== run 1 ==
Design GameModeEazy, start of the top module:
module GameModeEazy(
input wire clk,
input wire rst,
input wire load,
input wire [63:0] load_board,
input wire [3:0]btn,
input wire [3:0]mode,
output wire [63:0] num,
output wire [15:0] judge
    );
Settings: LEC_CHECK=0, ABC_AREA=1, CAP_MARGIN=20, CELL_PAD_IN_SITES_DETAIL_PLACEMENT=1, CELL_PAD_IN_SITES_GLOBAL_PLACEMENT=2, CORE_MARGIN=9, CORE_UTILIZATION=51, CTS_CLUSTER_DIAMETER=29, CTS_CLUSTER_SIZE=76, GPL_ROUTABILITY_DRIVEN=0, HOLD_SLACK_MARGIN=0.06, MAX_ROUTING_LAYER=met5, MIN_ROUTING_LAYER=met1, PLACE_DENSITY_LB_ADDON=0.12, SLEW_MARGIN=15; clock period 18.3 ns.
run.sh (not shown) runs the stock make flow with config.mk's settings and CLKGATE_MAP_FILE=.
Run 1: it failed during global placement without I/O, and the tool reported FLW-0024.
Input-level comparison between run 2 and run 1:
==> flow/config.mk <==
export PLATFORM = sky130hd
export DESIGN_NAME = GameModeEazy
export DESIGN_NICKNAME = GameModeEazy
export VERILOG_FILES = /design/flow/design.v
export SDC_FILE = /design/flow/constraint.sdc
export NUM_CORES = 4
export LEC_CHECK = 0
export CAP_MARGIN = 20
export CORE_MARGIN = 2
export CORE_UTILIZATION = 58
export GPL_ROUTABILITY_DRIVEN = 1
export SLEW_MARGIN = 20
==> flow/constraint.sdc <==
create_clock -name core_clock -period 21.9 [get_ports {clk}]
set_input_delay 4.3800 -clock core_clock [delete_from_list [all_inputs] [get_ports {clk}]]
set_output_delay 4.3800 -clock core_clock [all_outputs]
set_load 0.01 [all_outputs]
[summary]
- Going from run 1 to run 2, post-synthesis cell type count climbed 72; overall chip area dropped 1.7%.
- The arithmetic-cell share of the synthesized area counting full adders, half adders and majority gates of run 2 is lower than that of run 1.
- Cmp run 1 and run 2 / multiplexer area fraction after synthesis / lower: run 1
- Delta(count of mapped cells out of synthesis, run 2 - run 1) < 0
- Status(run 1) = ERROR, stage = global placement without I/O
- Run 2 terminated abnormally: global routing reported GRT-0116.
- Against run 1, run 2 comes in 0.0086 sq mm higher on yosys stat chip area.
Input changes introduced in run 3 (baseline for comparison: run 2):
--- a/flow/config.mk
+++ b/flow/config.mk
@@ -8,5 +8,5 @@
 export CAP_MARGIN = 20
 export CORE_MARGIN = 2
-export CORE_UTILIZATION = 58
+export CORE_UTILIZATION = 45
 export GPL_ROUTABILITY_DRIVEN = 1
 export SLEW_MARGIN = 20
==> flow/constraint.sdc <==
create_clock -name core_clock -period 22.0 [get_ports {clk}]
set_input_delay 4.4000 -clock core_clock [delete_from_list [all_inputs] [get_ports {clk}]]
set_output_delay 4.4000 -clock core_clock [all_outputs]
set_load 0.01 [all_outputs]
Results
Run 3 against run 2: synthesized cell count shows no meaningful change; global placement routability congestion moved down; initial cell density of the core now sits lower. Run 3 -> stages 100% | layout checks FAIL | negative setup slack. Between run 3 and run 2, it is run 3 whose number of cells in the design after placement is higher, by 426.

Starting RTL as in the previous note.
export LEC_CHECK = 0
export CAP_MARGIN = 20
export CORE_MARGIN = 2
export CORE_UTILIZATION = 71
export CTS_CLUSTER_DIAMETER = 136
export CTS_CLUSTER_SIZE = 24
export MAX_ROUTING_LAYER = met4
export SETUP_SLACK_MARGIN = 3.32
export SLEW_MARGIN = 20
create_clock -name core_clock -period 25.5 [get_ports {clk}]
The baseline aborted during 5_1_grt, error GRT-0116.
Next try:
CORE_UTILIZATION = 30   (was 71)
CTS_CLUSTER_DIAMETER = unset   (was 136)
CTS_CLUSTER_SIZE = unset   (was 24)
GPL_ROUTABILITY_DRIVEN = 1   (was unset)
MAX_ROUTING_LAYER = unset   (was met4)
SETUP_SLACK_MARGIN = unset   (was 3.32)
clock period = 28.0 ns   (was 25.5 ns; I/O delays follow)
=>
- With this change the flow went through all stages and came out clean
- die area went up by 130%
- area after synthesis is unchanged
- synthesized cell count is unchanged
Next try:
CAP_MARGIN = 30   (was 20)
CELL_PAD_IN_SITES_GLOBAL_PLACEMENT = 3   (was unset)
CORE_UTILIZATION = 40   (was 30)
CTS_CLUSTER_SIZE = 28   (was unset)
GPL_ROUTABILITY_DRIVEN = unset   (was 1)
GPL_TIMING_DRIVEN = 0   (was unset)
HOLD_SLACK_MARGIN = 0.21   (was unset)
MAX_ROUTING_LAYER = met5   (was unset)
MIN_ROUTING_LAYER = met2   (was unset)
PLACE_DENSITY = 0.54   (was unset)
SLEW_MARGIN = 15   (was 20)
TNS_END_PERCENT = 40   (was unset)
The new run stopped in 5_1_grt. Die size went down by 25%. Synthesized cell count does not change. Area after synthesis does not change.
Next try:
ABC_AREA = 0   (was unset)
CAP_MARGIN = 20   (was 30)
CORE_MARGIN = 9   (was 2)
CORE_UTILIZATION = 27   (was 40)
CTS_CLUSTER_DIAMETER = 322   (was unset)
CTS_CLUSTER_SIZE = 100   (was 28)
GPL_TIMING_DRIVEN = unset   (was 0)
HOLD_SLACK_MARGIN = -0.09   (was 0.21)
MAX_ROUTING_LAYER = unset   (was met5)
MIN_ROUTING_LAYER = unset   (was met2)
PLACE_DENSITY = unset   (was 0.54)
SLEW_MARGIN = 20   (was 15)
TNS_END_PERCENT = unset   (was 40)
Now the flow ran to the end with no violations.
Synthesized cell count does not change.
Synthesized area does not change.
Die area came out higher by 58%.

P:
Starting RTL as in the previous note.
export LEC_CHECK = 0
export ABC_AREA = 1
export CAP_MARGIN = 20
export CORE_ASPECT_RATIO = 1.62
export CORE_MARGIN = 2
export CORE_UTILIZATION = 30
export CTS_CLUSTER_DIAMETER = 253
export CTS_CLUSTER_SIZE = 96
export GPL_ROUTABILITY_DRIVEN = 1
export SLEW_MARGIN = 0
export TNS_END_PERCENT = 15
create_clock -name core_clock -period 28.0 [get_ports {clk}]
Input changes introduced in Q (baseline for comparison: P):
- CORE_ASPECT_RATIO removed (was 1.62)
- CORE_UTILIZATION changed from 30 to 40
- TNS_END_PERCENT changed from 15 to 40
- SLEW_MARGIN changed from 0 to 15
- MAX_ROUTING_LAYER newly set to met5
- CTS_CLUSTER_DIAMETER removed (was 253)
- CTS_CLUSTER_SIZE removed (was 96)
- PLACE_DENSITY_LB_ADDON newly set to 0.11
- GPL_ROUTABILITY_DRIVEN removed (was 1)
- CELL_PAD_IN_SITES_GLOBAL_PLACEMENT newly set to 3
- CAP_MARGIN changed from 20 to 5
- ABC_AREA removed (was 1)
## What came out
The flow did not stop early for Q: all stages ran, and the layout cleared the timing, DRC and antenna checks.
Per the comparison of Q with P, number of non-clock buffers in the layout climbed 382; number of global-route vias before repair climbed 11400.
Relative to P, cell count has decreased by 0.52% in Q.
Q vs P, critical path depth went down by 71.
## Diff of input files: R against Q
- putting CTS_CLUSTER_DIAMETER at 253 where nothing was set
- clearing CELL_PAD_IN_SITES_GLOBAL_PLACEMENT, which used to be 3
- swapping 5 for 20 in CAP_MARGIN
- putting ABC_AREA at 0 where nothing was set
- clearing MAX_ROUTING_LAYER, which used to be met5
- putting GPL_ROUTABILITY_DRIVEN at 1 where nothing was set
- swapping 15 for 0 in SLEW_MARGIN
- clearing PLACE_DENSITY_LB_ADDON, which used to be 0.11
- swapping 40 for 15 in CORE_UTILIZATION
- putting HOLD_SLACK_MARGIN at 0.3 where nothing was set
- swapping 40 for 15 in TNS_END_PERCENT
- putting CTS_CLUSTER_SIZE at 96 where nothing was set
- putting CORE_ASPECT_RATIO at 1.62 where nothing was set
--- outcome ---
Of the two values seen for worst-path cell with the longest stage delay, sky130_fd_sc_hd__buf_2 was produced by Q and sky130_fd_sc_hd__a221oi_1 by R.
R vs. Q: number of global-route vias before repair now sits higher; number of iterations in the first detailed-routing pass now sits at about the same level; antenna diode count now sits higher.
~same count of unique library cells instantiated by Yosys in Q and R
R vs Q, setup slack went up by 500 ps.
Modified inputs, S compared to R
- CELL_PAD_IN_SITES_GLOBAL_PLACEMENT: unset -> 3
- HOLD_SLACK_MARGIN: 0.3 -> 0.21
- MAX_ROUTING_LAYER: unset -> met5
- SLEW_MARGIN: 0 -> 15
- MIN_ROUTING_LAYER: unset -> met1
- CTS_CLUSTER_SIZE: 96 -> 28
- PLACE_DENSITY: unset -> 0.94
- GPL_ROUTABILITY_DRIVEN: 1 -> unset
- GPL_TIMING_DRIVEN: unset -> 1
- TNS_END_PERCENT: 15 -> 40
- CORE_ASPECT_RATIO: 1.62 -> unset
- ABC_AREA: 0 -> unset
- CAP_MARGIN: 20 -> 30
- CTS_CLUSTER_DIAMETER: 253 -> unset
- CORE_UTILIZATION: 15 -> 40
## What came out
- S finished end to end and its layout was clean on timing, DRC and antenna.
- S vs. R: wire length of the first global-routing pass has decreased.
- Max clock latency on the worst-skew pair across R and S: R
- S: number of antenna repair diodes is 29 lower than what R reported.
- Combined area of the multi-input logic cells (S over R): increase, about 0.7%
- Cmp S vs R: final design instance area without fill lower in S
- S reports a higher final critical-path share of the clock period than R does.
- Routed length on met1 of S exceeds that of R by a few percent.
- Total routed wirelength down about 18% in S wrt R
- Compared with R, S improves die area.
